## ATCONV
module  ATCONV(
	input		clk,
	input		reset,
	output 	    busy,	
	input		ready,	
	output reg	[11:0]	iaddr,
	input signed [12:0]	idata,
	output	reg 	cwr,
	output  reg	[11:0]	caddr_wr,
	output reg 	[12:0] 	cdata_wr,
	output	reg 	crd,
	output reg	[11:0] 	caddr_rd,
	input 	[12:0] 	cdata_rd,
	output reg 	csel
	);
Settings: LEC_CHECK=0, CAP_MARGIN=20, CORE_MARGIN=2, CORE_UTILIZATION=58, CTS_CLUSTER_DIAMETER=376, CTS_CLUSTER_SIZE=34, SETUP_SLACK_MARGIN=-0.61, SLEW_MARGIN=20, TNS_END_PERCENT=5; clock period 8.68 ns.
run.sh (not shown) runs the stock make flow with config.mk's settings and CLKGATE_MAP_FILE=.
The starting point ran to the end with no violations.
Then changed:
CORE_UTILIZATION = 33   (was 58)
CTS_CLUSTER_DIAMETER = not set   (was 376)
CTS_CLUSTER_SIZE = not set   (was 34)
SETUP_SLACK_MARGIN = not set   (was -0.61)
TNS_END_PERCENT = not set   (was 5)
clock period = 8.79 ns   (was 8.68 ns; I/O delays follow)
After rerunning: Cell area rose slightly. Via count fell slightly. Cell count rose by roughly a tenth. Utilization fell by 29 points. Worst setup slack gets worse by 67 ps. Wire length rose by a few percent. First-iteration DRC count fell by a quarter to a third.
Then changed:
CORE_UTILIZATION = 72   (was 33)
CTS_CLUSTER_SIZE = 60   (was not set)
PLACE_DENSITY_LB_ADDON = 0.26   (was not set)
clock period = 7.01 ns   (was 8.79 ns; I/O delays follow)
After rerunning: With this change the flow completed and failed the layout checks on setup timing. Worst setup slack got worse by 2100 ps. First-iteration DRC count came out higher to 5.4 times its value. Count of clock-buffer cells in the layout came out lower by 2.
Then changed:
PLACE_DENSITY = 0.35   (was not set)
PLACE_DENSITY_LB_ADDON = not set   (was 0.26)
SETUP_SLACK_MARGIN = 1.96   (was not set)
clock period = 7.37 ns   (was 7.01 ns; I/O delays follow)
Now the flow aborted during 5_1_grt (GRT-0232). Area after synthesis stays the same. Die area stays the same. Synthesized cell count stays the same.


Setup of run A:
Starting RTL as in the previous note.
Settings: LEC_CHECK=0, ABC_AREA=1, CAP_MARGIN=40, CORE_MARGIN=2, CORE_UTILIZATION=72, PLACE_DENSITY=0.88, SLEW_MARGIN=20; clock period 4.0 ns.
Run A is listed as incomplete: the tool reported an error in clock tree synthesis and the run ended there.
Input changes introduced in run B (baseline for comparison: run A):
# run A
export LEC_CHECK = 0
export ABC_AREA = 1
export CAP_MARGIN = 40
export CORE_MARGIN = 2
export CORE_UTILIZATION = 72
export PLACE_DENSITY = 0.88
export SLEW_MARGIN = 20
create_clock -name core_clock -period 4.0 [get_ports {clk}]
# run B
export LEC_CHECK = 0
export CAP_MARGIN = 20
export CORE_MARGIN = 2
export CORE_UTILIZATION = 72
export CTS_CLUSTER_SIZE = 60
export PLACE_DENSITY = 0.95
export SLEW_MARGIN = 20
export TNS_END_PERCENT = 5
create_clock -name core_clock -period 7.37 [get_ports {clk}]
Run B: it failed with a tool error in global routing, so there are no final results.
Relative to run A, routability congestion estimate has decreased by about 0.8% in run B.
Run B has synthesized net count below what run A had.
Synthesized area of run B is on par with run A.
Per the comparison of run B with run A, area fraction in and, or, nand and nor cells dropped 6.6 points; count of placed standard cells including taps went down; area share of xor/xnor cells in the synthesized design went up; chip area line of the yosys report closely matched the old numbers.
Changes in run C relative to run B:
# run B
export LEC_CHECK = 0
export CAP_MARGIN = 20
export CORE_MARGIN = 2
export CORE_UTILIZATION = 72
export CTS_CLUSTER_SIZE = 60
export PLACE_DENSITY = 0.95
export SLEW_MARGIN = 20
export TNS_END_PERCENT = 5
create_clock -name core_clock -period 7.37 [get_ports {clk}]
# run C
export LEC_CHECK = 0
export CAP_MARGIN = 20
export CORE_MARGIN = 2
export CORE_UTILIZATION = 50
export SETUP_SLACK_MARGIN = -0.61
export SLEW_MARGIN = 20
export TNS_END_PERCENT = 5
create_clock -name core_clock -period 8.68 [get_ports {clk}]
--- outcome ---
- Against run B, worst slack after detailed placement in run C came out better.
- Cell row count of run C exceeds that of run B by more than 10%.
- In the reports for run B and run C, the smaller global placement routability congestion belongs to run C.
- Overall chip area came out higher on run C than on run B.
- The flow did not stop early for run C: all stages ran, and the layout cleared the timing, design-rule and antenna checks.
- The estimated wirelength of the detail-placed design of run C falls short of that of run B by about 11%.
Changes in run D relative to run C:
# run C
export LEC_CHECK = 0
export CAP_MARGIN = 20
export CORE_MARGIN = 2
export CORE_UTILIZATION = 50
export SETUP_SLACK_MARGIN = -0.61
export SLEW_MARGIN = 20
export TNS_END_PERCENT = 5
create_clock -name core_clock -period 8.68 [get_ports {clk}]
# run D
export LEC_CHECK = 0
export ABC_AREA = 1
export CAP_MARGIN = 20
export CORE_MARGIN = 2
export CORE_UTILIZATION = 22
export SLEW_MARGIN = 20
create_clock -name core_clock -period 10.0 [get_ports {clk}]
[summary]
- For the data arrival time of the critical path, run D came in 640 ps higher than run C did.
- Run D vs. run C: share of the clock period used by the worst path decreased by 6.1 points relative to the old numbers; via count of the first global-routing pass shows an increase of 8.2%; first-pass GRT wire length picked up an extra about 8%; sequential share of layout area lost 0.70 points; clock distribution area overhead in the final layout decreased by 0.30 points relative to the old numbers.


== oak ==
ATCONV again, from the RTL that the note above started with.
==> flow/design.v (excerpt) <==
module  ATCONV(
	input		clk,
	input		reset,
	output 	    busy,	
	input		ready,	
	output reg	[11:0]	iaddr,
	input signed [12:0]	idata,
	output	reg 	cwr,
	output  reg	[11:0]	caddr_wr,
	output reg 	[12:0] 	cdata_wr,
	output	reg 	crd,
	output reg	[11:0] 	caddr_rd,
	input 	[12:0] 	cdata_rd,
	output reg 	csel
	);
	reg [2:0] cur_state, next_state;
	localparam IDLE = 3'd0;
	localparam READ_IMAGE = 3'd1;
	localparam WRITE_MEM0 = 3'd2;
	localparam READ_MEM0 = 3'd3;
	localparam WRITE_MEM1 = 3'd4;
	localparam FINISH = 3'd5;
	reg [5:0] col, row;
	reg [4:0] tempX_L0, tempY_L0;
	reg [3:0] cnt;
	wire [3:0] is_pad;
	assign is_pad[0] = (col < 6'd2);
	assign is_pad[1] = (col > 6'd61);
	assign is_pad[2] = (row < 6'd2);
	assign is_pad[3] = (row > 6'd61);
	assign busy = !(cur_state == FINISH || cur_state == IDLE);
    reg signed [12:0] kernal;
	reg signed [29:0] conv_sum;
	reg [12:0] max;
	always @(posedge clk or posedge reset) begin
		if(reset) cur_state <= IDLE; 
		else cur_state <= next_state;
	end
	always @(*) begin
		case(cur_state)
			IDLE: begin
				if(ready == 1'b1) next_state = READ_IMAGE;
				else next_state = IDLE;
			end
			READ_IMAGE: begin
				if(cnt == 4'd11) next_state = WRITE_MEM0;
				else next_state = READ_IMAGE;
			end
			WRITE_MEM0: begin
				if(row == 6'd63 && col == 6'd63) next_state = READ_MEM0;
				else next_state = READ_IMAGE;
			end
			READ_MEM0: begin
				if(cnt == 4'd5) next_state = WRITE_MEM1;
				else next_state = READ_MEM0;
			end
			WRITE_MEM1: begin
				if(row == 6'd62 && col == 6'd62) next_state = FINISH;
				else next_state = READ_MEM0;
			end
			FINISH: begin
				next_state = IDLE;
			end
			default: begin
				next_state = IDLE;
			end
		endcase
	end
	always @(posedge clk or posedge reset) begin
		if(reset) begin
			col <= 6'd0;
			row <= 6'd0;
			cnt <= 4'd0;
			tempX_L0 <= 5'd0;
			tempY_L0 <= 5'd0;
			csel <= 1'b0;
			cwr <= 1'b0;
  ...
Settings: LEC_CHECK=0, ABC_AREA=0, CAP_MARGIN=20, CELL_PAD_IN_SITES_GLOBAL_PLACEMENT=1, CORE_ASPECT_RATIO=0.84, CORE_MARGIN=2, CORE_UTILIZATION=22, CTS_CLUSTER_DIAMETER=245, GPL_ROUTABILITY_DRIVEN=0, MAX_ROUTING_LAYER=met4, MIN_ROUTING_LAYER=met2, SETUP_SLACK_MARGIN=1.37, SLEW_MARGIN=20, TNS_END_PERCENT=15; clock period 10.0 ns.
oak went all the way through the flow, and no timing, DRC or antenna check failed.
Relative to oak, the following input files were edited for pine:
- a change of MAX_ROUTING_LAYER from met4 to met5
- a change of CAP_MARGIN from 20 to 0
- an added PLACE_DENSITY_LB_ADDON of 0.27
[summary]
Of the two values seen for timing startpoint of the critical path, idata[9] was produced by oak and idata[6] by pine. Last element of the critical path = conv_sum[16]$_DFFE_PP_: pine; last element of the critical path = conv_sum[15]$_DFFE_PP_: oak. Of the two values seen for critical path's slowest cell, fa_1 was produced by pine and clkdlybuf4s50_1 by oak. As far as total die area goes, pine and oak are indistinguishable; the numbers are identical. Summary — non-clock buffer count, pine relative to oak: higher, by 4. Of oak and pine, the run reporting the lower maximum achievable frequency was pine.
Here is what was changed in the inputs of birch compared with pine.
- clearing TNS_END_PERCENT, which used to be 15
- swapping 0 for 20 in CAP_MARGIN
- swapping 22 for 40 in CORE_UTILIZATION
- clearing MAX_ROUTING_LAYER, which used to be met5
- clearing CORE_ASPECT_RATIO, which used to be 0.84
- clearing CELL_PAD_IN_SITES_GLOBAL_PLACEMENT, which used to be 1
- clearing MIN_ROUTING_LAYER, which used to be met2
- clearing CTS_CLUSTER_DIAMETER, which used to be 245
- clearing ABC_AREA, which used to be 0
- clearing PLACE_DENSITY_LB_ADDON, which used to be 0.27
- clearing SETUP_SLACK_MARGIN, which used to be 1.37
- clearing GPL_ROUTABILITY_DRIVEN, which used to be 0
## What came out
- On post-route worst hold slack, pine loses to birch.
- Between birch and pine, it is birch whose HPWL reported at the end of detailed placement is lower, by 16%.
- Note that the number of vias per cell recorded for pine amounts to 1.18 times the value seen in birch.
- pine vs birch, critical path's slowest cell: fa_1 vs clkdlybuf4s50_1
- [birch vs pine] met2 routed wirelength: lower in birch
